==> wip/nickel: inputs <==
==> flow/design.v <==
module PWM_duty_cycle (
    input clk,            
    input rst,            
    input pwm_in,         
    output reg [7:0] duty_cycle   
);
    reg [15:0] high_count, total_count;   
    reg pwm_prev;        
    reg update_flag;     
    reg first_period;    
    always @(posedge clk or posedge rst) begin
        if (rst) begin
            high_count <= 0;
            total_count <= 0;
            duty_cycle <= 0;
            pwm_prev <= 0;
            update_flag <= 0;
            first_period <= 1;   
        end else begin
            total_count <= total_count + 1;
            if (pwm_in) high_count <= high_count + 1;
            if (pwm_prev && ~pwm_in) begin
                if (!first_period && total_count > 0) begin
                    duty_cycle <= (high_count * 100) / total_count;   
                end
                first_period <= 0;   
                high_count <= 0;
                total_count <= 0;
            end
            pwm_prev <= pwm_in;   
        end
    end
endmodule
==> flow/run.sh <==
#!/bin/bash
# the make line also repeats each setting of config.mk as NAME=value (left out here)
make -C /OpenROAD-flow-scripts/flow DESIGN_CONFIG=/design/flow/config.mk WORK_HOME=/design/flow/orfs CLKGATE_MAP_FILE= finish
==> flow/config.mk <==
export PLATFORM = sky130hd
export DESIGN_NAME = PWM_duty_cycle
export DESIGN_NICKNAME = PWM_duty_cycle
export VERILOG_FILES = /design/flow/design.v
export SDC_FILE = /design/flow/constraint.sdc
export NUM_CORES = 4
export LEC_CHECK = 0
export CAP_MARGIN = 20
export CELL_PAD_IN_SITES_GLOBAL_PLACEMENT = 2
export CORE_ASPECT_RATIO = 0.73
export CORE_MARGIN = 5
export CORE_UTILIZATION = 19
export GPL_TIMING_DRIVEN = 0
export MIN_ROUTING_LAYER = met2
export PLACE_DENSITY_LB_ADDON = 0.05
export SLEW_MARGIN = 15
export TNS_END_PERCENT = 45
==> flow/constraint.sdc <==
create_clock -name core_clock -period 110.0 [get_ports {clk}]
set_input_delay 22.0000 -clock core_clock [delete_from_list [all_inputs] [get_ports {clk}]]
set_output_delay 22.0000 -clock core_clock [all_outputs]
set_load 0.01 [all_outputs]
==> wip/pepper: changes against wip/nickel <==
Settings changed: CELL_PAD_IN_SITES_GLOBAL_PLACEMENT 2 to default, CORE_ASPECT_RATIO 0.73 to default, CORE_MARGIN 5 to 2, CORE_UTILIZATION 19 to 71, GPL_TIMING_DRIVEN 0 to default, MIN_ROUTING_LAYER met2 to default, PLACE_DENSITY from default to 0.63, PLACE_DENSITY_LB_ADDON 0.05 to default, SLEW_MARGIN 15 to 20, TNS_END_PERCENT 45 to default.
==> wip/xenon: changes against wip/nickel <==
Settings changed: ABC_AREA from default to 1, CELL_PAD_IN_SITES_GLOBAL_PLACEMENT 2 to default, CORE_ASPECT_RATIO 0.73 to default, CORE_MARGIN 5 to 2, CORE_UTILIZATION 19 to 72, CTS_CLUSTER_DIAMETER from default to 255, CTS_CLUSTER_SIZE from default to 98, GPL_TIMING_DRIVEN 0 to default, MIN_ROUTING_LAYER met2 to default, PLACE_DENSITY from default to 0.42, PLACE_DENSITY_LB_ADDON 0.05 to default, SLEW_MARGIN 15 to 20, TNS_END_PERCENT 45 to 20.
==> flow/constraint.sdc (replaced) <==
create_clock -name core_clock -period 65.2 [get_ports {clk}]
set_input_delay 13.0400 -clock core_clock [delete_from_list [all_inputs] [get_ports {clk}]]
set_output_delay 13.0400 -clock core_clock [all_outputs]
set_load 0.01 [all_outputs]
==> wip/violet: changes against wip/nickel <==
Settings changed: CORE_ASPECT_RATIO 0.73 to default, CORE_MARGIN 5 to 2, CORE_UTILIZATION 19 to 68, GPL_TIMING_DRIVEN 0 to default, MIN_ROUTING_LAYER met2 to default, PLACE_DENSITY_LB_ADDON 0.05 to 0.2, SLEW_MARGIN 15 to 5, TNS_END_PERCENT 45 to 70.
==> comparison <==
wip/violet stopped in global placement without I/O, error FLW-0024. wip/nickel completed without violations. wip/xenon completed, yet does not pass: negative setup slack. wip/pepper completed with no timing, DRC or antenna violations. Register-to-register slack: wip/pepper > wip/nickel > wip/xenon. Final cell count, highest first: wip/nickel, wip/xenon, wip/pepper. Between wip/nickel and wip/pepper, the lower global-route usage is in wip/nickel (gap 18 points). Worst setup slack, highest first: wip/pepper, wip/nickel, wip/xenon.
